**config.mk**
```make
export PLATFORM = sky130hd
export DESIGN_NAME = ixu_mc_pipe
export DESIGN_NICKNAME = ixu_mc_pipe
export VERILOG_FILES = /design/flow/design.v
export SDC_FILE = /design/flow/constraint.sdc
export NUM_CORES = 4
export LEC_CHECK = 0
export ABC_AREA = 1
export CAP_MARGIN = 5
export CORE_MARGIN = 2
export CORE_UTILIZATION = 67
export CTS_CLUSTER_DIAMETER = 244
export SETUP_SLACK_MARGIN = 0.4
export SLEW_MARGIN = 20
```
**constraint.sdc**
```tcl
create_clock -name core_clock -period 3.53 [get_ports {core_clock_i}]
set_input_delay 0.7060 -clock core_clock [delete_from_list [all_inputs] [get_ports {core_clock_i}]]
set_output_delay 0.7060 -clock core_clock [all_outputs]
set_load 0.01 [all_outputs]
```
**design.v**
```verilog
module biriq_alu #(
    parameter C_HAS_ZBA_EXTENSION   = 1,
    parameter C_HAS_ZBB_EXTENSION   = 1,
    parameter C_HAS_ZBS_EXTENSION   = 1,
    parameter C_HAS_CZERO_EXTENSION = 1
) (
    input  wire logic [31:0] a_i,
    input  wire logic [31:0] b_i,
    input  wire logic [ 6:0] op_i,
    output wire logic [31:0] result_o,
    output wire logic [31:0] adder_result_o,
    output wire logic        mts_o,
    output wire logic        mtu_o,
    output wire logic        eq_o
);
  wire [31:0] adder_result;
  wire [31:0] shifter_result;
  wire [31:0] gates_result;
  wire [31:0] branch_result;
  biriq_adder #(
      .C_HAS_ZBA_EXTENSION(C_HAS_ZBA_EXTENSION),
      .C_HAS_ZBB_EXTENSION(C_HAS_ZBB_EXTENSION)
  ) adder_inst (
      .a_i (a_i),
      .b_i (b_i),
      .op_i(op_i[3:0]),
      .c_o (adder_result)
  );
  biriq_shifter #(
      .C_HAS_ZBB_EXTENSION(C_HAS_ZBB_EXTENSION),
      .C_HAS_ZBS_EXTENSION(C_HAS_ZBS_EXTENSION)
  ) shifter_inst (
      .a_i (a_i),
      .b_i (b_i),
      .op_i(op_i[4:0]),
      .c_o (shifter_result)
  );
  biriq_branch #(
      .C_HAS_ZBB_EXTENSION  (C_HAS_ZBB_EXTENSION),
      .C_HAS_CZERO_EXTENSION(C_HAS_CZERO_EXTENSION)
  ) branch_inst (
      .a_i  (a_i),
      .b_i  (b_i),
      .op_i (op_i[2:0]),
      .mts_o(mts_o),
      .mtu_o(mtu_o),
      .eq_o (eq_o),
      .c_o  (branch_result)
  );
  biriq_gates #(
      .C_HAS_ZBB_EXTENSION(C_HAS_ZBB_EXTENSION)
  ) gates_inst (
      .a_i (a_i),
      .b_i (b_i),
      .op_i(op_i[3:0]),
      .c_o (gates_result)
  );
  assign result_o = op_i[6:5] == 2'b00 ? adder_result :
                  op_i[6:5] == 2'b01 ? shifter_result :
                  op_i[6:5] == 2'b10 ? branch_result : 
                  gates_result;
  assign adder_result_o = adder_result;
endmodule
module biriq_adder #(
    parameter C_HAS_ZBA_EXTENSION = 0,
    parameter C_HAS_ZBB_EXTENSION = 0
) (
    input  wire logic [31:0] a_i,    
    input  wire logic [31:0] b_i,    
    /*verilator lint_off UNUSED*/
    input  wire logic [ 3:0] op_i,   
    /*verilator lint_on UNUSED*/
    output wire logic [31:0] c_o     
);
  wire [31:0] add_res;   
  /*verilator lint_off UNUSED*/
  wire [31:0] ext_res;   
  /*verilator lint_on UNUSED*/
  wire [31:0] sh_res;   
  generate
    if (C_HAS_ZBB_EXTENSION) begin : g_zbb
      assign ext_res = op_i[1:0] == 2'b00 ? {{24{a_i[7]}}, a_i[7:0]} : op_i[1:0] == 2'b01 ? {{16{a_i[15]}}, a_i[15:0]} : op_i[1:0] == 2'b10 ? {16'h0000, a_i[15:0]} : 32'h00000000;
    end else begin : g_nzbb
      assign ext_res = 32'd0;
    end
  endgenerate
  generate
    if (C_HAS_ZBA_EXTENSION) begin : g_zba
      assign sh_res = a_i << op_i[1:0];
    end else begin : g_nzba
      assign sh_res = a_i;
    end
  endgenerate
  assign add_res = op_i[2] ? sh_res - b_i : sh_res + b_i;
  generate
    if (C_HAS_ZBB_EXTENSION) begin : g_zbb_res
      assign c_o = op_i[3] == 1'b0 ? add_res : ext_res;
    end else begin : g_nzbb_res
      assign c_o = add_res;
    end
  endgenerate
endmodule
module biriq_branch #(
    parameter C_HAS_ZBB_EXTENSION   = 1,
    parameter C_HAS_CZERO_EXTENSION = 1
) (
    input  wire [31:0] a_i,     
    input  wire [31:0] b_i,     
    input  wire [ 2:0] op_i,    
    output wire        mts_o,
    output wire        mtu_o,
    output wire        eq_o,
    output wire [31:0] c_o      
);
  wire [31:0] operand_2;
  wire eq;
  wire gt_30;
  logic mts;
  logic mtu;
  wire mt;
  wire slt;
  generate
    if (C_HAS_CZERO_EXTENSION) begin : g_czero
      assign operand_2 = &op_i[2:1] ? 32'd0 : b_i;
    end else begin : g_nczero
      assign operand_2 = b_i;
    end
  endgenerate
  always_comb begin
    case ({
      a_i[31], b_i[31], gt_30
    })
      3'b000: begin
        mts = 0;
        mtu = 0;
      end
      3'b001: begin
        mts = 1;
        mtu = 1;
      end
      3'b010: begin
        mts = 1;
        mtu = 0;
      end
      3'b011: begin
        mts = 1;
        mtu = 0;
      end
      3'b100: begin
        mts = 0;
        mtu = 1;
      end
      3'b101: begin
        mts = 0;
        mtu = 1;
      end
      3'b110: begin
        mts = 0;
        mtu = 0;
      end
      3'b111: begin
        mts = 1;
        mtu = 1;
      end
    endcase
  end
  assign mt = op_i[2] ? mts : mtu;
  assign eq = a_i == operand_2;
  assign gt_30 = a_i[30:0] > b_i[30:0];
  assign slt = {op_i[1:0]} == 2'b10 ? {!(mts | eq)} : {!(mtu | eq)};
  generate
    if (C_HAS_ZBB_EXTENSION && C_HAS_CZERO_EXTENSION) begin : g_zbb_and_czero
      assign c_o = {op_i[2:1]}==2'b11 ? op_i[0]^eq ? a_i : 0 : {op_i[1:0]} == 2'b00 ? mt ? a_i : operand_2 : {op_i[1:0]} == 2'b01 ? !mt ? a_i : operand_2 : {31'd0, slt};
    end else if (C_HAS_ZBB_EXTENSION && !C_HAS_CZERO_EXTENSION) begin : g_zbb_and_nczero
      assign c_o = {op_i[1:0]} == 2'b00 ? mt ? a_i : operand_2 : {op_i[1:0]} == 2'b01 ? !mt ? a_i : operand_2 : {31'd0, slt};
    end else if (!C_HAS_ZBB_EXTENSION && C_HAS_CZERO_EXTENSION) begin : g_nzbb_and_czero
      assign c_o = {op_i[2:1]} == 2'b11 ? op_i[0] ^ eq ? a_i : 0 : {31'd0, slt};
    end else begin : g_nzbb_and_nczero
      assign c_o = {31'd0, slt};
    end
  endgenerate
  assign mts_o = mts;
  assign mtu_o = mtu;
  assign eq_o  = eq;
endmodule
module biriq_gates #(
    parameter C_HAS_ZBB_EXTENSION = 0
) (
    input  wire logic [31:0] a_i,    
    /*verilator lint_off UNUSEDSIGNAL*/
    input  wire logic [31:0] b_i,    
    input  wire logic [ 3:0] op_i,   
    output wire logic [31:0] c_o     
);
  logic [31:0] logic_gate_res;   
  wire  [31:0] operand_2;   
  wire  [31:0] ct_operand;   
  logic [ 5:0] res;   
  wire  [31:0] byte_rev_res;   
  logic [31:0] bitmanip_res;   
  wire [3:0] res_0, res_1, res_2, res_3;
  wire [4:0] res_0_1, res_1_1;
  logic [5:0] cpop_result;
  /*verilator lint_on UNUSEDSIGNAL*/
  assign operand_2 = op_i[2] ? ~b_i : b_i;
  generate
    if (C_HAS_ZBB_EXTENSION) begin : g_zbb
      always_comb begin
        case (op_i[1:0])
          2'b00: logic_gate_res = a_i & operand_2;
          2'b01: logic_gate_res = a_i | operand_2;
          2'b10: logic_gate_res = a_i ^ operand_2;
          2'b11:
          logic_gate_res = {
            {8{|a_i[31:24]}}, {8{|a_i[23:16]}}, {8{|a_i[15:8]}}, {8{|a_i[7:0]}}
          };   
        endcase
      end
    end else begin : g_nzbb
      always_comb begin
        case (op_i[1:0])
          2'b00: logic_gate_res = a_i & operand_2;
          2'b01: logic_gate_res = a_i | operand_2;
          2'b10: logic_gate_res = a_i ^ operand_2;
          2'b11: logic_gate_res = 'x;
        endcase
      end
    end
  endgenerate
  generate
    if (C_HAS_ZBB_EXTENSION) begin : g_zbb_logic
      for (genvar i = 0; i < 32; i++) begin : _clz
        assign ct_operand[i] = !op_i[2] ? a_i[i] : a_i[31-i];
      end
      always_comb begin
        casez (ct_operand)
          32'bzzzzzzzzzzzzzzzzzzzzzzzzzzzzzzz1: res = 0;
          32'bzzzzzzzzzzzzzzzzzzzzzzzzzzzzzz10: res = 1;
          32'bzzzzzzzzzzzzzzzzzzzzzzzzzzzzz100: res = 2;
          32'bzzzzzzzzzzzzzzzzzzzzzzzzzzzz1000: res = 3;
          32'bzzzzzzzzzzzzzzzzzzzzzzzzzzz10000: res = 4;
          32'bzzzzzzzzzzzzzzzzzzzzzzzzzz100000: res = 5;
          32'bzzzzzzzzzzzzzzzzzzzzzzzzz1000000: res = 6;
          32'bzzzzzzzzzzzzzzzzzzzzzzzz10000000: res = 7;
          32'bzzzzzzzzzzzzzzzzzzzzzzz100000000: res = 8;
          32'bzzzzzzzzzzzzzzzzzzzzzz1000000000: res = 9;
          32'bzzzzzzzzzzzzzzzzzzzzz10000000000: res = 10;
          32'bzzzzzzzzzzzzzzzzzzzz100000000000: res = 11;
          32'bzzzzzzzzzzzzzzzzzzz1000000000000: res = 12;
          32'bzzzzzzzzzzzzzzzzzz10000000000000: res = 13;
          32'bzzzzzzzzzzzzzzzzz100000000000000: res = 14;
          32'bzzzzzzzzzzzzzzzz1000000000000000: res = 15;
          32'bzzzzzzzzzzzzzzz10000000000000000: res = 16;
          32'bzzzzzzzzzzzzzz100000000000000000: res = 17;
          32'bzzzzzzzzzzzzz1000000000000000000: res = 18;
          32'bzzzzzzzzzzzz10000000000000000000: res = 19;
          32'bzzzzzzzzzzz100000000000000000000: res = 20;
          32'bzzzzzzzzzz1000000000000000000000: res = 21;
          32'bzzzzzzzzz10000000000000000000000: res = 22;
          32'bzzzzzzzz100000000000000000000000: res = 23;
          32'bzzzzzzz1000000000000000000000000: res = 24;
          32'bzzzzzz10000000000000000000000000: res = 25;
          32'bzzzzz100000000000000000000000000: res = 26;
          32'bzzzz1000000000000000000000000000: res = 27;
          32'bzzz10000000000000000000000000000: res = 28;
          32'bzz100000000000000000000000000000: res = 29;
          32'bz1000000000000000000000000000000: res = 30;
          32'b10000000000000000000000000000000: res = 31;
          default: res = 32;
        endcase
      end
      assign byte_rev_res = {a_i[7:0], a_i[15:8], a_i[23:16], a_i[31:24]};
      always_comb begin
        cpop_result = 0;
        for (integer i = 0; i < 32; i++) begin
          /*verilator lint_off WIDTHEXPAND*/
          cpop_result += a_i[i];
          /*verilator lint_on WIDTHEXPAND*/
        end
      end
      always_comb begin
        case (op_i[1:0])
          2'b00: bitmanip_res = {26'h0, res};
          2'b01: bitmanip_res = {26'h0, res};
          2'b10: bitmanip_res = byte_rev_res;
          2'b11: bitmanip_res = {26'h0, cpop_result};
        endcase
      end
      assign c_o = op_i[3] ? bitmanip_res : logic_gate_res;
    end else begin : g_nzbb_res
      assign c_o = logic_gate_res;
    end
  endgenerate
endmodule
/*verilator lint_on SELRANGE*/
module biriq_shifter #(
    parameter C_HAS_ZBB_EXTENSION = 0,
    parameter C_HAS_ZBS_EXTENSION = 0
) (
    input  wire [31:0] a_i,    
    /*verilator lint_off UNUSED*/
    input  wire [31:0] b_i,    
    input  wire [ 4:0] op_i,   
    /*verilator lint_on UNUSED*/
    output wire [31:0] c_o     
);
  wire [31:0] shift_res;
  wire [31:0] operand_1;
  wire [ 4:0] shamt;
  wire [31:0] shift_operand1, shift_stage1, shift_res_stage1, shift_stage2, shift_res_stage2, shift_stage3, shift_res_stage3, shift_stage4, shift_res_stage4, shift_stage5, shift_res_stage5;
  generate
    if (C_HAS_ZBS_EXTENSION) begin : g_one
      assign operand_1 = op_i[3] & !op_i[0] ? 32'b1 : a_i;
    end else begin : g_none
      assign operand_1 = a_i;
    end
  endgenerate
  assign shamt = b_i[4:0];
  for (genvar i = 0; i < 32; i++) begin : g_rev
    assign shift_operand1[i] = !op_i[0] ? operand_1[31-i] : operand_1[i];
  end
  generate
    if (C_HAS_ZBB_EXTENSION) begin : g_gen_shift_w_zbb
      assign shift_stage1[31] = op_i[1] & !op_i[3] ? shift_operand1[0] : (!op_i[3] & op_i[2]) ? a_i[31] : 1'b0;
      assign shift_stage1[30:0] = shift_operand1[31:1];
      assign shift_res_stage1 = shamt[0] ? shift_stage1 : shift_operand1;
      assign shift_stage2[31:30] = op_i[1] & !op_i[3] ? shift_res_stage1[1:0] :  (!op_i[3] & op_i[2]) ? {{2{a_i[31]}}} : 2'b00;
      assign shift_stage2[29:0] = shift_res_stage1[31:2];
      assign shift_res_stage2 = shamt[1] ? shift_stage2 : shift_res_stage1;
      assign shift_stage3[31:28] = op_i[1] & !op_i[3] ? shift_res_stage2[3:0] : (!op_i[3] & op_i[2]) ? {{4{a_i[31]}}} : 4'b00;
      assign shift_stage3[27:0] = shift_res_stage2[31:4];
      assign shift_res_stage3 = shamt[2] ? shift_stage3 : shift_res_stage2;
      assign shift_stage4[31:24] = op_i[1] & !op_i[3] ? shift_res_stage3[7:0] : (!op_i[3] & op_i[2]) ? {{8{a_i[31]}}} : 8'b00;
      assign shift_stage4[23:0] = shift_res_stage3[31:8];
      assign shift_res_stage4 = shamt[3] ? shift_stage4 : shift_res_stage3;
      assign shift_stage5[31:16] = op_i[1] & !op_i[3] ? shift_res_stage4[15:0] : (!op_i[3] & op_i[2]) ? {{16{a_i[31]}}} : 16'b00;
      assign shift_stage5[15:0] = shift_res_stage4[31:16];
      assign shift_res_stage5 = shamt[4] ? shift_stage5 : shift_res_stage4;
    end else begin : g_gen_shift_wo_zbb
      assign shift_stage1[31] = (!op_i[3] & op_i[2]) ? a_i[31] : 1'b0;
      assign shift_stage1[30:0] = shift_operand1[31:1];
      assign shift_res_stage1 = shamt[0] ? shift_stage1 : shift_operand1;
      assign shift_stage2[31:30] = (!op_i[3] & op_i[2]) ? {{2{a_i[31]}}} : 2'b00;
      assign shift_stage2[29:0] = shift_res_stage1[31:2];
      assign shift_res_stage2 = shamt[1] ? shift_stage2 : shift_res_stage1;
      assign shift_stage3[31:28] = (!op_i[3] & op_i[2]) ? {{4{a_i[31]}}} : 4'b00;
      assign shift_stage3[27:0] = shift_res_stage2[31:4];
      assign shift_res_stage3 = shamt[2] ? shift_stage3 : shift_res_stage2;
      assign shift_stage4[31:24] = (!op_i[3] & op_i[2]) ? {{8{a_i[31]}}} : 8'b00;
      assign shift_stage4[23:0] = shift_res_stage3[31:8];
      assign shift_res_stage4 = shamt[3] ? shift_stage4 : shift_res_stage3;
      assign shift_stage5[31:16] = (!op_i[3] & op_i[2]) ? {{16{a_i[31]}}} : 16'b00;
      assign shift_stage5[15:0] = shift_res_stage4[31:16];
      assign shift_res_stage5 = shamt[4] ? shift_stage5 : shift_res_stage4;
    end
  endgenerate
  for (genvar i = 0; i < 32; i++) begin : g_rev_b
    assign shift_res[i] = !op_i[0] ? shift_res_stage5[31-i] : shift_res_stage5[i];
  end
  generate
    if (C_HAS_ZBS_EXTENSION) begin : g_pg
      logic [31:0] postgate_res;
      always_comb begin
        case ({
          op_i[4], op_i[1]
        })
          2'b00: postgate_res = a_i & ~shift_res;
          2'b01: postgate_res = shift_res & 1;
          2'b10: postgate_res = a_i ^ shift_res;
          2'b11: postgate_res = a_i | shift_res;
        endcase
      end
      assign c_o = op_i[3] ? postgate_res : shift_res;
    end else begin : g_npg
      assign c_o = shift_res;
    end
  endgenerate
endmodule
module ixu_mul (
    input  wire [31:0] a,
    input  wire [31:0] b,
    input  wire [ 1:0] op,
    output wire [31:0] res
);
  wire [32:0] a1, b1;
  assign a1 = {op == 2'b11 ? 1'b0 : a[31], a[31:0]};
  assign b1 = {op[1] ? 1'b0 : b[31], b[31:0]};
  wire [65:0] result;
  assign result = $signed(a1) * $signed(b1);
  assign res = op == 2'b00 ? result[31:0] : result[63:32];
  /*verilator lint_off UNUSED*/
  wire unused;
  assign unused = |result[65:64];
  /*verilator lint_on UNUSED*/
endmodule
module ixu_div (
    input  wire         core_clock_i,   
    input  wire         core_flush_i,   
    input  wire         start,          
    input  wire         unsigned_i,
    input  wire         opcode_i,
    output logic        busy,           
    output logic        done,           
    output logic        valid,          
    output logic        dbz,            
    output logic        overflow,
    input  wire  [31:0] a_i,            
    input  wire  [31:0] b_i,            
    output logic [31:0] res
);
  logic [31:0] b1;   
  logic [31:0] quo, quo_next;   
  logic [32:0] acc, acc_next;   
  logic [$clog2(32)-1:0] i;   
  logic                  unsigned_r;
  logic                  sign;
  logic                  opcode;
  wire  [          31:0] a;
  wire  [          31:0] b;
  assign a = unsigned_i | ~a_i[31] ? a_i : ~a_i + 1'b1;
  assign b = unsigned_i | ~b_i[31] ? b_i : ~b_i + 1'b1;
  always_comb begin
    if (acc >= {1'b0, b1}) begin
      acc_next = acc - b1;
      {acc_next, quo_next} = {acc_next[31:0], quo, 1'b1};
    end else begin
      {acc_next, quo_next} = {acc, quo} << 1;
    end
  end
  wire [31:0] remainder = unsigned_r | ~sign ? acc_next[32:1] : ~acc_next[32:1] + 1'b1;
  wire [31:0] quotient = unsigned_r | ~sign ? quo_next : ~quo_next + 1'b1;
  always_ff @(posedge core_clock_i) begin
    if (core_flush_i) begin
      busy  <= 0;
      done  <= 0;
      valid <= 0;
      dbz   <= 0;
    end else if (start) begin
      valid  <= 0;
      i      <= 0;
      opcode <= opcode_i;
      if (b == 0) begin   
        busy     <= 0;
        done     <= 1;
        dbz      <= 1;
        overflow <= 0;
        res      <= opcode_i ? a_i : 32'hFFFFFFFF;
      end
      else if (a_i==32'h80000000 && b_i==32'hFFFFFFFF && !unsigned_i) begin  
        busy     <= 0;
        done     <= 1;
        dbz      <= 0;
        overflow <= 1;
        res      <= opcode_i ? 32'h00000000 : 32'h80000000;
      end else begin
        busy       <= 1;
        dbz        <= 0;
        overflow   <= 0;
        b1         <= b;
        unsigned_r <= unsigned_i;
        sign       <= opcode_i ? a_i[31] : a_i[31] ^ b_i[31];
        {acc, quo} <= {{32{1'b0}}, a, 1'b0};   
      end
    end else if (busy) begin
      if (i == 5'b11111) begin   
        busy  <= 0;
        done  <= 1;
        valid <= 1;
        res   <= opcode ? remainder : quotient;
      end else begin   
        i   <= i + 1;
        acc <= acc_next;
        quo <= quo_next;
      end
    end else begin
      done <= 1'b0;
    end
  end
endmodule
module ixu_mc_pipe (
    input  wire         core_clock_i,
    input  wire         core_flush_i,
    input  wire  [17:0] data_i,
    input  wire         valid_i,
    output logic        busy_o,
    output wire  [ 5:0] rs1_o,
    output wire  [ 5:0] rs2_o,
    input  wire  [31:0] rs1_data_i,
    input  wire  [31:0] rs2_data_i,
    output wire  [ 4:0] rob_o,
    input  wire  [ 6:0] opcode_i,
    input  wire  [ 6:0] ins_type,
    input  wire         imm_i,
    input  wire  [31:0] immediate_i,
    input  wire  [ 5:0] dest_i,
    output logic [ 5:0] wakeup_dest,
    output logic        wakeup_valid,
    output logic [ 5:0] l_wakeup_dest,
    output logic        l_wakeup_valid,
    output logic [ 5:0] ixu_mc_ex_dest,
    output logic [31:0] ixu_mc_ex_data,
    output logic        ixu_mc_ex_valid,
    output logic [ 5:0] ixu_mc_wb_dest,
    output logic [31:0] ixu_mc_wb_data,
    output logic        ixu_mc_wb_valid,
    output wire  [ 4:0] pmu_ins_id_o,
    output wire         pmu_ins_valid_o
);
  assign rob_o = data_i[4:0];
  assign rs1_o = data_i[11:6];
  assign rs2_o = data_i[17:12];
  typedef enum {
    IDLE,
    DIVISION
  } mc_pipe_state_t;
  mc_pipe_state_t        mc_pipe_state;
  reg             [31:0] a;
  reg             [31:0] b;
  reg             [ 6:0] opc;
  reg             [ 5:0] ex_dest;
  reg             [ 5:0] ex_rob;
  reg                    ex_valid;
  reg             [ 1:0] ex_type;
  reg                    ex_fwd;
  reg                    div_ex;
  wire            [31:0] ex_alu_result;
  wire            [31:0] ex_mul_result;
  wire            [31:0] ex_div_result;
  wire            [31:0] ex_adder_result;
  wire                   mts;
  wire                   mtu;
  wire                   eq;
  wire                   div_busy;
  wire                   div_done;
  wire                   div_dbz;
  wire                   div_overflow;
  wire                   div_valid;
  reg             [31:0] wb_data;
  reg             [ 5:0] wb_dest;
  reg             [ 5:0] wb_rob;
  reg                    wb_mul;
  reg             [31:0] wb_mul_data;
  reg                    wb_fwd;
  reg                    wb_valid;
  always_ff @(posedge core_clock_i) begin
    a   <= ins_type[3] ? 32'd0 : rs1_data_i;
    b   <= imm_i | ins_type[3] ? immediate_i : rs2_data_i;
    opc <= ins_type[3] ? 7'd0 : opcode_i;
  end
  always_ff @(posedge core_clock_i) {wb_dest, ex_dest} <= {ex_dest, dest_i};
  always_ff @(posedge core_clock_i) {wb_rob, ex_rob} <= {ex_rob, data_i[5:0]};
  always_ff @(posedge core_clock_i) wb_mul <= ex_type == 2'b01;
  always_ff @(posedge core_clock_i) wb_mul_data <= ex_mul_result;
  always_ff @(posedge core_clock_i)
    if (core_flush_i) {wb_valid, ex_valid} <= '0;
    else if (div_done) {wb_valid, ex_valid} <= {1'b0, 1'b1};
    else if (div_ex) {wb_valid, ex_valid} <= {1'b0, 1'b1};
    else if (!div_busy) {wb_valid, ex_valid} <= {ex_valid, valid_i};
  always_ff @(posedge core_clock_i) {ex_type} <= ins_type[6] ? 2'b10 : ins_type[5] ? 2'b01 : 2'b00;
  always_ff @(posedge core_clock_i)
    if (core_flush_i) {wb_fwd, ex_fwd} <= '0;
    else if (div_done) {wb_fwd, ex_fwd} <= {1'b0, 1'b1};
    else if (div_ex) {wb_fwd, ex_fwd} <= '0;
    else if (!div_busy) {wb_fwd, ex_fwd} <= {ex_fwd, (|ins_type[5:0]) & valid_i & (dest_i != '0)};
  always_ff @(posedge core_clock_i) wb_data <= ixu_mc_ex_data;
  always_comb begin
    case (mc_pipe_state)
      IDLE: busy_o = valid_i & ins_type[6];
      DIVISION: busy_o = !(div_done);
      default: busy_o = 0;
    endcase
  end
  always_ff @(posedge core_clock_i)
    if (core_flush_i) mc_pipe_state <= IDLE;
    else
      case (mc_pipe_state)
        IDLE: if (valid_i & ins_type[6]) mc_pipe_state <= DIVISION;
        DIVISION: if (div_done) mc_pipe_state <= IDLE;
      endcase
  always_ff @(posedge core_clock_i)
    if (core_flush_i) div_ex <= 1'b0;
    else
      case (mc_pipe_state)
        IDLE: if (valid_i & ins_type[6]) div_ex <= 1'b1;
        DIVISION: div_ex <= 1'b0;
      endcase
  assign ixu_mc_ex_dest = ex_dest;
  assign ixu_mc_ex_data = ex_type == 2'b00 ? ex_alu_result : ex_div_result;
  assign ixu_mc_ex_valid = ex_fwd;
  assign ixu_mc_wb_dest = wb_dest;
  assign ixu_mc_wb_data = wb_mul ? wb_mul_data : wb_data;
  assign ixu_mc_wb_valid = wb_fwd;
  assign wakeup_dest = dest_i;
  assign wakeup_valid = (valid_i & !busy_o & (|ins_type[4:0])) | div_done;
  assign l_wakeup_dest = ex_dest;
  assign l_wakeup_valid = ex_valid & (ex_type == 2'b01);
  assign pmu_ins_id_o = wb_rob[4:0];
  assign pmu_ins_valid_o = wb_valid;
  biriq_alu #(
      .C_HAS_ZBA_EXTENSION  (1'b0),
      .C_HAS_ZBB_EXTENSION  (1'b0),
      .C_HAS_ZBS_EXTENSION  (1'b0),
      .C_HAS_CZERO_EXTENSION(1'b0)
  ) biriq_alu_inst (
      .a_i(a),
      .b_i(b),
      .op_i(opc),
      .result_o(ex_alu_result),
      .adder_result_o(ex_adder_result),
      .mts_o(mts),
      .mtu_o(mtu),
      .eq_o(eq)
  );
  ixu_mul mul_inst (
      .a  (a),
      .b  (b),
      .op (opc[1:0]),
      .res(ex_mul_result)
  );
  ixu_div division_inst (
      .core_clock_i(core_clock_i),
      .core_flush_i(core_flush_i),
      .start(div_ex),
      .unsigned_i(opc[0]),
      .opcode_i(opc[1]),
      .busy(div_busy),
      .done(div_done),
      .valid(div_valid),
      .dbz(div_dbz),
      .overflow(div_overflow),
      .a_i(a),
      .b_i(b),
      .res(ex_div_result)
  );
  /*verilator lint_off UNUSED*/
  wire unused;
  assign unused = |ex_adder_result | mts | mtu | eq | div_dbz | div_overflow | div_valid | div_busy | wb_rob[5];
  /*verilator lint_on UNUSED*/
endmodule
```
**run.sh**
```bash
#!/bin/bash
# the make line also repeats each setting of config.mk as NAME=value (left out here)
make -C /OpenROAD-flow-scripts/flow DESIGN_CONFIG=/design/flow/config.mk WORK_HOME=/design/flow/orfs CLKGATE_MAP_FILE= finish
```
==> results of run 1 <==
-- per-stage QoR --
step	worst slack (ps)	TNS, ps
floorplan	-3797	-117690
global placement	-4221	-333530
detailed placement	-4380	-358560
CTS	-3810	-349360
-- routing by layer --
| metal | track usage, % | GRT overflow |
|---|---|---|
| met5 | 53.63 | 5 |
| met4 | 84.90 | 282 |
| met3 | 74.08 | 33 |
| met2 | 98.53 | 678 |
| met1 | 83.25 | 66 |
-- what timing repair did --
action	4_1_cts
pin swaps	201
resized	756
cloned	12
setup endpoints to repair	298
setup buffers	143
==> job_summary.md, run 1 <==
### Yosys + OpenROAD results

| Metric | Value |
|---|---|
| CTS max path bufs | `3` |
| Simple Share, Synth | `19.62%` |
| Placed inst area | `0.07832 mm2` |
| I/O pin cnt | `approximately 250` |
| Top cells by area, synth | `fa_1 35%, nand2_1 13%, inv_1 12%` |
| Post-synthesis cell count | `between 8000 and 9000` |
| Error | `[ERROR GRT-0116] Global routing finished with congestion. Check the congestion regions in the DRC Viewer.` |
| Die Span X | `about 310 um` |
| MUX area fraction | `1.305%` |
| Row cnt | `between 100 and 150` |
| Die y size | `roughly 310 um` |
| Ao+oa area frac | `8.145%` |
| Core area | `0.09515 mm2` |
| Hold buffer count at cts | `0` |
| Stopped at | `global routing` |
| FP Util | `between 60% and 70%` |
| All-layer global routing usage | `between 80 and 90%` |
| Post-synth top cells | `2181 x nand2_1, 2025 x inv_1, 1128 x fa_1, 514 x nor2_1, 472 x o21ai_0` |
| Adder Area Share | `~42%` |
| Status | `aborted with a tool error` |
| Synth logic family | `adder cells` |
| Post-synth EDFFs | `about 140` |
| Cell Type Count | `around 63` |
| Grt ovf | `1064` |
| Number of cells in Yosys stat | `around 8700` |
| Final GP Congestion | `approximately 1.1` |
| Die ar. | `0.09880 mm2` |
| Synth warn | `4` |
| FFs w/ async S/R, synth | `0%` |
| Area leader, netlist | `fa_1` |
| Synth top area share | `35.00%` |
| CTS sink count | `slightly above 300` |
| Post-synth seq share | `a little under an eighth` |
| Clock Tree Root | `clkbuf_16` |
| IO Port Bufs | `approximately 230` |
| Synth Area in XOR/XNOR | `between 2 and 2.5%` |
| Post-Place Cells | `approximately 11000` |
| Top FF cell, synth | `dfxtp_1` |
| H-tree depth | `2` |
| Yosys-reported design area after synthesis | `approximately 0.065 mm2` |
| Synthesized cell area | `between 0.06 and 0.07 mm2` |
| Avg Inst Size Synth | `about 7.5 um2` |
| Syn nets | `~10000` |
| CTS Buf Count | `38` |
| Count leader, synth | `nand2_1` |
| #FFs+latches synth | `305` |
| DP HPWL | `roughly 230000 um` |
==> inputs of run 2 (changes only) <==
- ABC_AREA: 1 -> not set
- CAP_MARGIN: 5 -> 20
- CORE_UTILIZATION: 67 -> 40
- CTS_CLUSTER_DIAMETER: 244 -> not set
- SETUP_SLACK_MARGIN: 0.4 -> -0.31
- clock period: 3.53 -> 8.63 ns (I/O delays scaled with it)
==> job_summary.md, run 2 <==
## Implementation flow summary

| Metric | Value |
|---|---|
| Drt total wl | `approximately 240000 um` |
| Design area | `between 0.06 and 0.07 mm2` |
| Layout Check Fails | `setup timing` |
| Worst Hold Class | `flop to flop` |
| Period utilization | `100.5%` |
| CTS sink count | `305 (unchanged)` |
| Number of cells in Yosys stat | `7149 (-17%)` |
| Row cnt | `143 (+27%)` |
| Max-Cap Viols | `0` |
| Count leader, synth | `inv_1` |
| Hold WS | `318.4 ps` |
| #FFs+latches synth | `305 (unchanged)` |
| Final Hold Viols | `0` |
| Slew @ Worst Pin | `about 1100 ps` |
| Avg Inst Size Synth | `8.594 um2 (+15%)` |
| CTS tree | `built` |
| Initial antenna violation count | `15` |
| FFs w/ async S/R, synth | `0% (unchanged)` |
| Synth Area in XOR/XNOR | `3.949% (+1.8 points)` |
| Finished Layout Cells | `between 9000 and 10000` |
| Clk slew on worst S/H paths | `~80 ps` |
| Adder Area Share | `44.53% (+2.1 points)` |
| Slowest cell on crit path | `a2111oi_1` |
| Clk Latency, worst-skew pair | `roughly 700 ps` |
| Setup violators final | `1` |
| CP Capture Point | `ixu_mc_ex_data[27]` |
| Final nets | `~9100` |
| Vias | `52667` |
| Crit path time final | `roughly 8700 ps` |
| Kind of end point of the critical path | `output pin` |
| First-pass GRT wire length | `approximately 350000 um` |
| Core area | `0.1523 mm2 (+60%)` |
| Reg2Reg Setup Slack | `~10 ps` |
| Critical path's top delay family | `AND-OR/OR-AND gates` |
| Pin count of the biggest net entering global routing | `89` |
| Number of vias per cell | `between 5 and 6` |
| Crit path cell chain | `buf_4 > ha_1 > nor2b_1 > o21ai_0 > a21oi_1 > o21ai_0 > a211oi_1 > o31ai_1 > a2111oi_1 > o31a_1 > a22oi_1 > xnor2_1 > a311oi_1 > clkdlybuf4s50_1` |
| WP depth | `14` |
| Post-synthesis cell count | `7149 (-17%)` |
| Place WS | `-291.0 ps (+4089 ps)` |
| Crit-path max FO | `38` |
| Cell Type Count | `85 (+35%)` |
| Simple Share, Synth | `14.91% (-4.7 points)` |
| Req. time, crit path | `6900 ps` |
| Final core occ | `about 46%` |
| Die y size | `395.9 um (+26%)` |
| Synth warn | `4 (unchanged)` |
| Clock skew | `just under 50 ps` |
| H-tree depth | `2 (unchanged)` |
| Final GP Congestion | `1.015 (-8.7%)` |
| Grt ovf | `0` |
| CP Data Arrival Time | `about 7000 ps` |
| Clock Tree Root | `clkbuf_16` |
| Die Span X | `395.9 um (+26%)` |
| Post-Place Cells | `9405 (-14%)` |
| Synthesized cell area | `0.06144 mm2 (-4.8%)` |
| # DRC | `0` |
| Top FF cell, synth | `dfxtp_1` |
| CTS max path bufs | `3 (unchanged)` |
| Placed inst area | `0.06840 mm2 (-13%)` |
| Post-synth seq share | `12.17% (+0.58 points)` |
| Critical path's most frequent cell | `o21ai_0` |
| Ao+oa area frac | `9.909% (+1.8 points)` |
| Fmax | `approximately 0.12 GHz` |
| All-layer global routing usage | `a little under a third` |
| FP Util | `40.35% (-27 points)` |
| Status | `complete, but fails checks` |
| CP startpoint kind | `flop` |
| Buf/Inv on CP | `2` |
| Hold EP | `wb_rob[1]` |
| Log Warnings | `around 95` |
| IO Port Bufs | `227 (unchanged)` |
| Die ar. | `0.1568 mm2 (+59%)` |
| Synth top area share | `36.75% (+1.8 points)` |
| Worst hold start | `ex_rob[1]` |
| Yosys-reported design area after synthesis | `0.06144 mm2 (-4.8%)` |
| Vias in the first global route | `53579` |
| Post-synth top cells | `1276 x inv_1, 1128 x fa_1, 980 x nand2_1, 667 x nor2_1, 382 x ha_1` |
| Routed WL per cell | `between 20 and 30 um` |
| Relative slew slack | `~26%` |
| MUX area fraction | `3.562% (+2.3 points)` |
| DP HPWL | `194800 um (-15%)` |
| Worst r2r path cells | `32` |
| Hold path depth | `0` |
| Final Max Tran Viols | `0` |
| Top cells by area, synth | `fa_1 37%, inv_1 7.8%, ha_1 7.8%` |
| Area leader, netlist | `fa_1` |
| First drt pass iteration count | `6` |
| Antenna-violating nets left | `0` |
| CTS Buf Count | `40 (+5.3%)` |
| Initial DRC count | `about 4800` |
| Critical path class | `flop to output pin` |
| Post-synth EDFFs | `137 (unchanged)` |
| Synth-to-layout area growth | `13.90%` |
| Synth logic family | `adder cells` |
| Final worst-path setup slack | `-47.23 ps` |
| I/O pin cnt | `254 (unchanged)` |
| Syn nets | `8797 (-15%)` |
| CP peak stage delay | `around 870 ps` |
| Crit. Startpoint | `b[0]` |
| Worst r2r dst | `wb_mul_data[28]` |
| Worst r2r src | `opc[0]` |
## run 2: through the flow
stage	setup TNS [ps]
6_report	-47.23
3_5_place_dp	-1807
4_1_cts	-1383
3_3_place_gp	-1367
2_1_floorplan	-396.2
5_1_grt	-3387
## run 2: timing repair
item / CTS / global route
pin swaps: 0 / 3
buffers inserted: 0 / 4
endpoints found under the setup margin: 3 / 12
gates resized: 1 / 25
hold buffers: 0 / 0
gates cloned: 0 / 0
## run 2: area by class of cell
type	instances	area (um2)
clock inverters	17	277.8
flip-flops and latches	305	7521
well taps	2030	2540
fillers	14824	82280
clock buffers	56	1177
repair buffers	694	6227
diodes	3	7.507
multi-input cells	5080	47340
inverters	1300	4895
## run 2: per-layer routing
metal  track usage (%)  part of all wire (%)  vias to the layer above
met5                 0                 0.036                        -
li1                  -                     -                    22880
met1             40.18                    39                    26610
met4             16.45                   6.7                       12
met2             46.75                    44                     2638
met3             6.169                   9.8                      527
==> inputs of run 3 (changes only) <==
- CORE_UTILIZATION: 40 -> 70
- CTS_CLUSTER_DIAMETER: not set -> 332
- CTS_CLUSTER_SIZE: not set -> 37
- HOLD_SLACK_MARGIN: not set -> 0.3
- SETUP_SLACK_MARGIN: -0.31 -> -0.56
- clock period: 8.63 -> 7.18 ns (I/O delays scaled with it)
==> job_summary.md, run 3 <==
### Yosys + OpenROAD results

| Metric | Value |
|---|---|
| Status | `aborted with a tool error` |
| Stopped at | `global routing` |
| Error | `[ERROR GRT-0232] Routing congestion too high. Check the congestion heatmap in the GUI.` |
| Area leader, netlist | `fa_1` |
| Yosys-reported design area after synthesis | `0.06144 mm2 (unchanged)` |
| H-tree depth | `1 (-1)` |
| Post-synth seq share | `12.17% (unchanged)` |
| Syn nets | `8797 (unchanged)` |
| CTS max path bufs | `3 (unchanged)` |
| All-layer global routing usage | `72.31%` |
| Avg Inst Size Synth | `8.594 um2 (unchanged)` |
| Post-Place Cells | `8889 (-5.5%)` |
| Synth top area share | `36.75% (unchanged)` |
| Row cnt | `108 (-24%)` |
| Die Span X | `300.3 um (-24%)` |
| Synth warn | `4 (unchanged)` |
| FFs w/ async S/R, synth | `0% (unchanged)` |
| MUX area fraction | `3.562% (unchanged)` |
| IO Port Bufs | `227 (unchanged)` |
| Top FF cell, synth | `dfxtp_1` |
| Cell Type Count | `85 (unchanged)` |
| Synth Area in XOR/XNOR | `3.949% (unchanged)` |
| Grt ovf | `137` |
| FP Util | `70.71% (+30 points)` |
| Core area | `0.08689 mm2 (-43%)` |
| Number of cells in Yosys stat | `7149 (unchanged)` |
| I/O pin cnt | `254 (unchanged)` |
| Count leader, synth | `inv_1` |
| Top cells by area, synth | `fa_1 37%, inv_1 7.8%, ha_1 7.8%` |
| Final GP Congestion | `1.083 (+6.6%)` |
| CTS Buf Count | `12 (-70%)` |
| Die y size | `300.3 um (-24%)` |
| CTS sink count | `305 (unchanged)` |
| Ao+oa area frac | `9.909% (unchanged)` |
| Post-synth EDFFs | `137 (unchanged)` |
| Synthesized cell area | `0.06144 mm2 (unchanged)` |
| DP HPWL | `204200 um (+4.8%)` |
| Clock Tree Root | `clkbuf_16` |
| Adder Area Share | `44.53% (unchanged)` |
| Synth logic family | `adder cells` |
| Die ar. | `0.09016 mm2 (-42%)` |
| Post-synthesis cell count | `7149 (unchanged)` |
| Post-synth top cells | `1276 x inv_1, 1128 x fa_1, 980 x nand2_1, 667 x nor2_1, 382 x ha_1` |
| #FFs+latches synth | `305 (unchanged)` |
| Simple Share, Synth | `14.91% (unchanged)` |
==> run 3: metal layers <==
metal | overflow | GRT usage (%)
met5 | 3 | 27.51
met2 | 71 | 89.35
met3 | 4 | 56.86
met4 | 57 | 66.04
met1 | 2 | 74.33
==> run 3: what timing repair did <==
item                                    4_1_cts
cloned                                        1
gates resized                               150
pin swaps                                    77
buffers inserted                             33
endpoints found under the setup margin       30
hold buffers                                  0
==> run 3: metrics by stage <==
stage | setup slack [ps] | area [um2] | hold WS [ps]
floorplan | -747.3 | 61700 | 309.6
global placement | -1297 | 70740 | 311.6
detailed placement | -1502 | 70740 | 316.1
CTS | -1009 | 71930 | 351.6
==> inputs of run 4 (changes only) <==
- ABC_AREA: not set -> 0
- CELL_PAD_IN_SITES_DETAIL_PLACEMENT: not set -> 0
- CORE_UTILIZATION: 70 -> 61
- CTS_CLUSTER_DIAMETER: 332 -> not set
- CTS_CLUSTER_SIZE: 37 -> 98
- HOLD_SLACK_MARGIN: 0.3 -> not set
- PLACE_DENSITY_LB_ADDON: not set -> 0.24
- SETUP_SLACK_MARGIN: -0.56 -> 1.29
- clock period: 7.18 -> 3.4 ns (I/O delays scaled with it)
==> job_summary.md, run 4 <==
## Implementation flow summary

| Metric | Value |
|---|---|
| Met3 routed WL | `around 40000 um` |
| Core area | `0.1000 mm2 (+15%)` |
| Fmax | `between 0.1 and 0.15 GHz` |
| Final Max Tran Viols | `0` |
| #FFs+latches synth | `305 (unchanged)` |
| Slew @ Worst Pin | `between 1000 and 1500 ps` |
| Hold buffer count at cts | `0 (unchanged)` |
| Critical path class | `flop to flop` |
| Synthesized cell area | `0.06144 mm2 (unchanged)` |
| Post-route setup TNS | `-418660 ps` |
| Kind of end point of the critical path | `flop` |
| Worst hold start | `ex_rob[0]` |
| Critical path's most frequent cell | `fa_1` |
| First-pass GRT wire length | `slightly below 400000 um` |
| Number of vias per cell | `between 6 and 7` |
| Top cells by area, synth | `fa_1 37%, inv_1 7.8%, ha_1 7.8%` |
| Hold path depth | `0` |
| Die y size | `321.4 um (+7.0%)` |
| Clock Tree Root | `clkbuf_16` |
| Crit-path max FO | `4` |
| CTS Buf Count | `43 (+31)` |
| Post-Place Cells | `9593 (+7.9%)` |
| Post-synth seq share | `12.17% (unchanged)` |
| Req. time, crit path | `between 3000 and 4000 ps` |
| Max Used Layer | `met5` |
| All-layer global routing usage | `53.16%` |
| Drt total wl | `approximately 280000 um` |
| Hold WS | `roughly 330 ps` |
| CP Data Arrival Time | `a little under 9000 ps` |
| Synth top area share | `36.75% (unchanged)` |
| M1 WL | `~90000 um` |
| Simple Share, Synth | `14.91% (unchanged)` |
| Routed WL per cell | `28.46 um` |
| Post-synthesis cell count | `7149 (unchanged)` |
| Slowest cell on crit path | `fa_2` |
| Adder Area Share | `44.53% (unchanged)` |
| Pin count of the biggest net entering global routing | `between 50 and 60` |
| Setup violators final | `about 280` |
| Register area | `approximately 0.0076 mm2` |
| Crit path time final | `a little over 8000 ps` |
| Hold EP | `wb_rob[0]` |
| Number of cells in Yosys stat | `7149 (unchanged)` |
| CTS tree | `built` |
| Critical path's top delay family | `adder cells` |
| CP startpoint kind | `flop` |
| Log Warnings | `slightly below 100` |
| Final nets | `between 10000 and 15000` |
| FFs w/ async S/R, synth | `0% (unchanged)` |
| Post-synth EDFFs | `137 (unchanged)` |
| Post-synth top cells | `1276 x inv_1, 1128 x fa_1, 980 x nand2_1, 667 x nor2_1, 382 x ha_1` |
| Crit. Startpoint | `opc[0]` |
| Clock skew | `about 70 ps` |
| Final worst-path setup slack | `-4835 ps` |
| Vias | `roughly 62000` |
| Place WS | `-5203 ps (-3701 ps)` |
| Grt ovf | `0` |
| # DRC | `0` |
| Layout Check Fails | `setup timing` |
| Initial DRC count | `between 8000 and 9000` |
| Final Hold Viols | `0` |
| Worst r2r dst | `wb_mul_data[23]` |
| Fillers | `about 5800` |
| FP Util | `61.44% (-9.3 points)` |
| Vias in the first global route | `~63000` |
| Antenna-violating nets left | `0` |
| Ao+oa area frac | `9.909% (unchanged)` |
| H-tree depth | `2 (+1)` |
| Status | `complete, but fails checks` |
| Initial antenna violation count | `25` |
| Row cnt | `116 (+7.4%)` |
| First drt pass iteration count | `10` |
| Worst r2r src | `opc[0]` |
| Cell Type Count | `85 (unchanged)` |
| Relative slew slack | `between 30% and 40%` |
| Die ar. | `0.1033 mm2 (+15%)` |
| IO Port Bufs | `227 (unchanged)` |
| Clk slew on worst S/H paths | `roughly 60 ps` |
| Synth Area in XOR/XNOR | `3.949% (unchanged)` |
| Buf/Inv on CP | `14` |
| Area leader, netlist | `fa_1` |
| Top FF cell, synth | `dfxtp_1` |
| DP HPWL | `215500 um (+5.5%)` |
| CP Capture Point | `wb_mul_data[23]` |
| Worst Hold Class | `flop to flop` |
| MUX area fraction | `3.562% (unchanged)` |
| Synth logic family | `adder cells` |
| CP peak stage delay | `just over 600 ps` |
| Finished Layout Cells | `9878` |
| Die Span X | `321.4 um (+7.0%)` |
| WP depth | `37` |
| Reg2Reg Setup Slack | `-4830 ps` |
| WL met2 | `around 120000 um` |
| Period utilization | `242.2%` |
| I/O pin cnt | `254 (unchanged)` |
| Worst r2r path cells | `37` |
| Final GP Congestion | `1.109 (+2.4%)` |
| CTS max path bufs | `3 (unchanged)` |
| Synth warn | `4 (unchanged)` |
| Comb area | `0.05052 mm2` |
| CTS sink count | `305 (unchanged)` |
| Count leader, synth | `inv_1` |
| Yosys-reported design area after synthesis | `0.06144 mm2 (unchanged)` |
| RSZ-0062 raised after global routing | `true` |
| Avg Inst Size Synth | `8.594 um2 (unchanged)` |
| Syn nets | `8797 (unchanged)` |
| Synth-to-layout area growth | `34.54%` |
| Max-Cap Viols | `0` |
| Clk Latency, worst-skew pair | `just under 700 ps` |
run 4: repair_timing:
item	CTS	global route
endpoints found under the setup margin	429	430
gates cloned	8	4
gates resized	571	317
buffers inserted	111	59
pin swaps	207	213
run 4: metrics by stage:
step	util, %	cell area, um2
2_1_floorplan	-	63320
3_3_place_gp	76.22	76220
3_5_place_dp	76.22	76220
4_1_cts	80.90	80900
5_1_grt	82.63	82630
6_report	82.66	82660
run 4: final cells by class:
class                   instances  area share [%]
repair buffers               1792           19.84
clock inverters                29          0.3829
well taps                    1298           1.965
inverters                    1300           6.042
multi-input cells            5080           61.11
diodes                         23         0.06963
flip-flops and latches        305           9.184
clock buffers                  51           1.402
run 4: routing by layer:
metal | vias to the layer above | track usage [%]
met5 | - | 0.1418
met4 | 18 | 49.77
met3 | 1866 | 19.23
met2 | 5185 | 77.49
met1 | 30031 | 60.63
li1 | 25147 | -
==> inputs of run 5 (changes only) <==
- ABC_AREA: 0 -> 1
- CELL_PAD_IN_SITES_DETAIL_PLACEMENT: 0 -> not set
- CORE_UTILIZATION: 61 -> 71
- CTS_CLUSTER_DIAMETER: not set -> 217
- CTS_CLUSTER_SIZE: 98 -> not set
- PLACE_DENSITY_LB_ADDON: 0.24 -> not set
- SETUP_SLACK_MARGIN: 1.29 -> 0.94
- clock period: 3.4 -> 3.74 ns (I/O delays scaled with it)
==> job_summary.md, run 5 <==
### Yosys + OpenROAD results

| Metric | Value |
|---|---|
| Status | `aborted with a tool error` |
| Top FF cell, synth | `dfxtp_1` |
| Simple Share, Synth | `19.62% (+4.7 points)` |
| Die Span X | `305.5 um (-5.0%)` |
| CTS max path bufs | `3 (unchanged)` |
| Stopped at | `global routing` |
| Cell Type Count | `63 (-26%)` |
| Synth logic family | `adder cells` |
| Syn nets | `10307 (+17%)` |
| Count leader, synth | `nand2_1` |
| H-tree depth | `2 (unchanged)` |
| Avg Inst Size Synth | `7.451 um2 (-13%)` |
| FP Util | `71.68% (+10 points)` |
| MUX area fraction | `1.305% (-2.3 points)` |
| CTS Buf Count | `40 (-7.0%)` |
| Die ar. | `0.09330 mm2 (-9.7%)` |
| Adder Area Share | `42.41% (-2.1 points)` |
| Post-Place Cells | `10861 (+13%)` |
| Number of cells in Yosys stat | `8659 (+21%)` |
| Grt ovf | `~3100` |
| DP HPWL | `234800 um (+9.0%)` |
| Area leader, netlist | `fa_1` |
| Synth Area in XOR/XNOR | `2.118% (-1.8 points)` |
| Yosys-reported design area after synthesis | `0.06452 mm2 (+5.0%)` |
| Row cnt | `110 (-5.2%)` |
| FFs w/ async S/R, synth | `0% (unchanged)` |
| CTS sink count | `305 (unchanged)` |
| Post-synthesis cell count | `8659 (+21%)` |
| Ao+oa area frac | `8.145% (-1.8 points)` |
| #FFs+latches synth | `305 (unchanged)` |
| Synth top area share | `35.00% (-1.8 points)` |
| Post-synth top cells | `2181 x nand2_1, 2025 x inv_1, 1128 x fa_1, 514 x nor2_1, 472 x o21ai_0` |
| Synth warn | `4 (unchanged)` |
| Post-synth seq share | `11.59% (-0.58 points)` |
| All-layer global routing usage | `93.30%` |
| Clock Tree Root | `clkbuf_16` |
| I/O pin cnt | `254 (unchanged)` |
| IO Port Bufs | `227 (unchanged)` |
| Synthesized cell area | `0.06452 mm2 (+5.0%)` |
| Final GP Congestion | `1.195 (+7.8%)` |
| Die y size | `305.5 um (-5.0%)` |
| Post-synth EDFFs | `137 (unchanged)` |
| Place WS | `-4464 ps (+739.2 ps)` |
| Core area | `0.09001 mm2 (-10%)` |
| Top cells by area, synth | `fa_1 35%, nand2_1 13%, inv_1 12%` |
| Error | `[ERROR GRT-0116] Global routing finished with congestion. Check the congestion regions in the DRC Viewer.` |
## run 5: repair_timing
action / CTS
endpoints found under the setup margin: 354
gates resized: 639
buffers inserted: 113
gates cloned: 10
hold buffers: 0
pin swaps: 201
## run 5: per-stage QoR
stage          util (%)  instance area (um2)
4_1_cts           91.70                82540
3_5_place_dp      86.33                77710
3_3_place_gp      86.33                77710
2_1_floorplan         -                65980
## run 5: routing by layer
metal,global-route usage [%],overflow
met1,88.87,161
met2,107.4,1895
met3,81.61,179
met4,98.67,866
met5,66.82,32
==> inputs of run 6 (changes only) <==
- CORE_UTILIZATION: 71 -> 72
- CTS_CLUSTER_DIAMETER: 217 -> not set
- CTS_CLUSTER_SIZE: not set -> 10
- PLACE_DENSITY: not set -> 0.41
- SETUP_SLACK_MARGIN: 0.94 -> 1.04
- clock period: 3.74 -> 5.73 ns (I/O delays scaled with it)
==> job_summary.md, run 6 <==
### Yosys + OpenROAD results

| Metric | Value |
|---|---|
| Status | `aborted with a tool error` |
| Stopped at | `global routing` |
| Error | `[ERROR GRT-0116] Global routing finished with congestion. Check the congestion regions in the DRC Viewer.` |
| Ao+oa area frac | `8.145% (unchanged)` |
| Synth logic family | `adder cells` |
| MUX area fraction | `1.305% (unchanged)` |
| CTS Buf Count | `42 (+5.0%)` |
| Grt ovf | `around 150` |
| Avg Inst Size Synth | `7.451 um2 (unchanged)` |
| FP Util | `72.78% (+1.1 points)` |
| Row cnt | `109 (-0.91%)` |
| Count leader, synth | `nand2_1` |
| #FFs+latches synth | `305 (unchanged)` |
| Post-Place Cells | `10379 (-4.4%)` |
| Clock Tree Root | `clkbuf_16` |
| Adder Area Share | `42.41% (unchanged)` |
| H-tree depth | `2 (unchanged)` |
| Synthesized cell area | `0.06452 mm2 (unchanged)` |
| Die ar. | `0.09202 mm2 (-1.4%)` |
| Post-synth top cells | `2181 x nand2_1, 2025 x inv_1, 1128 x fa_1, 514 x nor2_1, 472 x o21ai_0` |
| CTS sink count | `305 (unchanged)` |
| Post-synth seq share | `11.59% (unchanged)` |
| I/O pin cnt | `254 (unchanged)` |
| Final GP Congestion | `1.204 (+0.78%)` |
| Number of cells in Yosys stat | `8659 (unchanged)` |
| Core area | `0.08865 mm2 (-1.5%)` |
| Post-synthesis cell count | `8659 (unchanged)` |
| Simple Share, Synth | `19.62% (unchanged)` |
| DP HPWL | `217200 um (-7.5%)` |
| Synth top area share | `35.00% (unchanged)` |
| Post-synth EDFFs | `137 (unchanged)` |
| Synth warn | `4 (unchanged)` |
| Syn nets | `10307 (unchanged)` |
| Top FF cell, synth | `dfxtp_1` |
| Synth Area in XOR/XNOR | `2.118% (unchanged)` |
| FFs w/ async S/R, synth | `0% (unchanged)` |
| IO Port Bufs | `227 (unchanged)` |
| Place WS | `-2350 ps (+2114 ps)` |
| All-layer global routing usage | `between 70% and 80%` |
| Die y size | `303.4 um (-0.69%)` |
| CTS max path bufs | `3 (unchanged)` |
| Yosys-reported design area after synthesis | `0.06452 mm2 (unchanged)` |
| Cell Type Count | `63 (unchanged)` |
| Area leader, netlist | `fa_1` |
| Die Span X | `303.4 um (-0.69%)` |
| Top cells by area, synth | `fa_1 35%, nand2_1 13%, inv_1 12%` |
==> run 6: repair_timing <==
item / CTS
buffers inserted: 29
gates cloned: 1
hold buffers: 0
gates resized: 292
pin swaps: 64
endpoints found under the setup margin: 198
==> run 6: per-layer routing <==
layer | global-route usage [%] | GRT overflow
met1 | 76.91 | 1
met2 | 89.59 | 60
met3 | 60.43 | 7
met4 | 69.49 | 81
met5 | 31.26 | 2
==> run 6: per-stage QoR <==
stage / instance area, um2 / hold slack, ps
floorplan: 65400 / 309.6
global placement: 73650 / 309.9
detailed placement: 73670 / 312.8
CTS: 76130 / 335.9
==> inputs of run 7 (changes only) <==
- ABC_AREA: 1 -> not set
- CAP_MARGIN: 20 -> 40
- CORE_UTILIZATION: 72 -> 70
- CTS_CLUSTER_DIAMETER: not set -> 222
- CTS_CLUSTER_SIZE: 10 -> 36
- PLACE_DENSITY: 0.41 -> not set
- SETUP_SLACK_MARGIN: 1.04 -> 0.14
- clock period: 5.73 -> 7.96 ns (I/O delays scaled with it)
==> job_summary.md, run 7 <==
### Yosys + OpenROAD results

| Metric | Value |
|---|---|
| CTS max path bufs | `3 (unchanged)` |
| Grt ovf | `82` |
| Ao+oa area frac | `9.909% (+1.8 points)` |
| Post-synth seq share | `12.17% (+0.58 points)` |
| I/O pin cnt | `254 (unchanged)` |
| Avg Inst Size Synth | `8.594 um2 (+15%)` |
| Clock Tree Root | `clkbuf_16` |
| Yosys-reported design area after synthesis | `0.06144 mm2 (-4.8%)` |
| Status | `aborted with a tool error` |
| #FFs+latches synth | `305 (unchanged)` |
| Simple Share, Synth | `14.91% (-4.7 points)` |
| Area leader, netlist | `fa_1` |
| Error | `[ERROR GRT-0232] Routing congestion too high. Check the congestion heatmap in the GUI.` |
| Synth Area in XOR/XNOR | `3.949% (+1.8 points)` |
| Row cnt | `108 (-0.92%)` |
| CTS sink count | `305 (unchanged)` |
| Final GP Congestion | `1.085 (-9.9%)` |
| Post-synth top cells | `1276 x inv_1, 1128 x fa_1, 980 x nand2_1, 667 x nor2_1, 382 x ha_1` |
| Place WS | `-557.9 ps (+1792 ps)` |
| Count leader, synth | `inv_1` |
| Core area | `0.08689 mm2 (-2.0%)` |
| Post-synth EDFFs | `137 (unchanged)` |
| Number of cells in Yosys stat | `7149 (-17%)` |
| Die y size | `300.3 um (-1.0%)` |
| Top FF cell, synth | `dfxtp_1` |
| Synth warn | `4 (unchanged)` |
| Die Span X | `300.3 um (-1.0%)` |
| Cell Type Count | `85 (+35%)` |
| Adder Area Share | `44.53% (+2.1 points)` |
| Post-synthesis cell count | `7149 (-17%)` |
| Synthesized cell area | `0.06144 mm2 (-4.8%)` |
| DP HPWL | `199600 um (-8.1%)` |
| FP Util | `70.71% (-2.1 points)` |
| Synth top area share | `36.75% (+1.8 points)` |
| Syn nets | `8797 (-15%)` |
| Die ar. | `0.09016 mm2 (-2.0%)` |
| Stopped at | `global routing` |
| Top cells by area, synth | `fa_1 37%, inv_1 7.8%, ha_1 7.8%` |
| FFs w/ async S/R, synth | `0% (unchanged)` |
| CTS Buf Count | `12 (-71%)` |
| IO Port Bufs | `227 (unchanged)` |
| H-tree depth | `1 (-1)` |
| Synth logic family | `adder cells` |
| All-layer global routing usage | `about 72%` |
| MUX area fraction | `3.562% (+2.3 points)` |
## run 7: layer usage
layer | GRT usage [%] | GRT overflow
met5 | 35.77 | 2
met4 | 63.95 | 40
met3 | 57.66 | 0
met2 | 88.33 | 39
met1 | 75.22 | 1
## run 7: timing repair
action	in CTS
resized	160
setup buffers	24
pin swaps	90
cloned	1
endpoints found under the setup margin	29
hold buffers	0
## run 7: metrics by stage
stage	instance area [um2]	std cells	setup TNS (ps)	hold slack, ps
after global placement	69550	8763	-3536	311.6
after floorplan	61670	7149	0	309.6
after detailed placement	69580	8765	-6871	315.0
after CTS	70690	8810	-1904	346.0
==> inputs of run 8 (changes only) <==
- CAP_MARGIN: 40 -> 20
- CORE_UTILIZATION: 70 -> 18
- CTS_CLUSTER_DIAMETER: 222 -> not set
- CTS_CLUSTER_SIZE: 36 -> not set
- SETUP_SLACK_MARGIN: 0.14 -> 0.4
- clock period: 7.96 -> 14.1 ns (I/O delays scaled with it)
==> job_summary.md, run 8 <==
## Implementation flow summary

| Metric | Value |
|---|---|
| Ao+oa area frac | `9.909% (unchanged)` |
| Worst r2r src | `b[5]` |
| Grt ovf | `0` |
| Avg Inst Size Synth | `8.594 um2 (unchanged)` |
| Hold path depth | `0` |
| Critical path's most frequent cell | `fa_1` |
| CP Capture Point | `wb_mul_data[30]` |
| WP depth | `29` |
| Clock Tree Root | `clkbuf_16` |
| FP Util | `18.08% (-53 points)` |
| Worst hold start | `ex_rob[0]` |
| Crit. Startpoint | `b[5]` |
| M1 WL | `90050 um` |
| Critical path class | `flop to flop` |
| Worst Hold Class | `flop to flop` |
| FFs w/ async S/R, synth | `0% (unchanged)` |
| Crit path time final | `10690 ps` |
| Antenna-violating nets left | `0` |
| Crit-path max FO | `33` |
| CTS sink count | `305 (unchanged)` |
| DP HPWL | `190900 um (-4.3%)` |
| Clk slew on worst S/H paths | `roughly 70 ps` |
| Req. time, crit path | `14640 ps` |
| Synth-to-layout area growth | `14.33%` |
| Adder Area Share | `44.53% (unchanged)` |
| I/O pin cnt | `254 (unchanged)` |
| Max-Cap Viols | `0` |
| PostCTS Resize Cnt | `0 (-100%)` |
| CP startpoint kind | `flop` |
| Initial DRC count | `between 5000 and 6000` |
| Relative slew slack | `between 10% and 20%` |
| Worst r2r path cells | `29` |
| Row cnt | `214 (+98%)` |
| Buf/Inv on CP | `9` |
| Top cells by area, synth | `fa_1 37%, inv_1 7.8%, ha_1 7.8%` |
| Status | `finished clean` |
| First-pass GRT wire length | `~360000 um` |
| CTS max path bufs | `3 (unchanged)` |
| Final GP Congestion | `0.9819 (-9.5%)` |
| Synth logic family | `adder cells` |
| Hold EP | `wb_rob[0]` |
| Clk Latency, worst-skew pair | `between 600 and 700 ps` |
| Simple Share, Synth | `14.91% (unchanged)` |
| Fmax | `0.09351 GHz` |
| Kind of end point of the critical path | `flop` |
| Initial antenna violation count | `17` |
| Die ar. | `0.3460 mm2 (+280%)` |
| Final Max Tran Viols | `0` |
| Yosys-reported design area after synthesis | `0.06144 mm2 (unchanged)` |
| Area leader, netlist | `fa_1` |
| Fillers | `roughly 38000` |
| Post-synth EDFFs | `137 (unchanged)` |
| Die Span X | `588.2 um (+96%)` |
| Synthesized cell area | `0.06144 mm2 (unchanged)` |
| CP Data Arrival Time | `roughly 11000 ps` |
| Drt total wl | `between 200000 and 250000 um` |
| Post-synth seq share | `12.17% (unchanged)` |
| Routed WL per cell | `approximately 21 um` |
| Vias | `roughly 52000` |
| Met3 routed WL | `25150 um` |
| Post-route setup TNS | `0 ps` |
| Slowest cell on crit path | `clkinv_1` |
| IO Port Bufs | `227 (unchanged)` |
| CP peak stage delay | `roughly 940 ps` |
| # DRC | `0` |
| Critical path's top delay family | `adder cells` |
| First drt pass iteration count | `7` |
| Hold WS | `about 320 ps` |
| Synth warn | `4 (unchanged)` |
| Slew @ Worst Pin | `1223 ps` |
| Register area | `about 0.0075 mm2` |
| Comb area | `around 0.047 mm2` |
| MUX area fraction | `3.562% (unchanged)` |
| #FFs+latches synth | `305 (unchanged)` |
| Period utilization | `75.85%` |
| Synth top area share | `36.75% (unchanged)` |
| Max Used Layer | `met5` |
| Post-synthesis cell count | `7149 (unchanged)` |
| All-layer global routing usage | `between 10 and 15%` |
| Top FF cell, synth | `dfxtp_1` |
| Core area | `0.3398 mm2 (+290%)` |
| Clock skew | `50.33 ps` |
| Final nets | `just under 9000` |
| Vias in the first global route | `52338` |
| Syn nets | `8797 (unchanged)` |
| Worst r2r dst | `wb_mul_data[30]` |
| Synth Area in XOR/XNOR | `3.949% (unchanged)` |
| Number of cells in Yosys stat | `7149 (unchanged)` |
| Final core occ | `between 20% and 30%` |
| Setup violators final | `0` |
| Reg2Reg Setup Slack | `between 3000 and 4000 ps` |
| RSZ-0062 raised after global routing | `false` |
| Post-CTS Setup Repair Bufs | `0 (-100%)` |
| Count leader, synth | `inv_1` |
| Number of vias per cell | `roughly 4.4` |
| Log Warnings | `around 95` |
| Post-synth top cells | `1276 x inv_1, 1128 x fa_1, 980 x nand2_1, 667 x nor2_1, 382 x ha_1` |
| Die y size | `588.2 um (+96%)` |
| Pin count of the biggest net entering global routing | `about 95` |
| H-tree depth | `2 (+1)` |
| CTS Buf Count | `39 (+27)` |
| CTS tree | `built` |
| Cell Type Count | `85 (unchanged)` |
| WL met2 | `approximately 120000 um` |
| Hold buffer count at cts | `0 (unchanged)` |
| Final Hold Viols | `0` |
==> run 8: routing by layer <==
metal | track usage, % | vias to the layer above
li1 | - | 22251
met1 | 16.58 | 26154
met2 | 23.53 | 2539
met3 | 3.353 | 650
met4 | 7.674 | 14
met5 | 0 | -
==> run 8: layout make-up <==
| class | instances | share of cell area, % |
|---|---|---|
| Antenna cell | 16 | 0.05700 |
| Tap cell | 4536 | 8.080 |
| Sequential cell | 305 | 10.71 |
| Inverter | 1300 | 6.947 |
| Timing Repair Buffer | 387 | 4.937 |
| Multi-Input combinational cell | 5080 | 67.33 |
| Clock buffer | 50 | 1.550 |
| Clock inverter | 22 | 0.3883 |
==> run 8: metrics by stage <==
step | instances | worst slack, ps | instance area, um2
finish | 11696 | 3406 | 70240
floorplan | 7149 | 5279 | 61440
detailed placement | 11608 | 3429 | 68840
global route | 11683 | 3132 | 70210
global placement | 11608 | 3545 | 68840
CTS | 11680 | 3462 | 70200
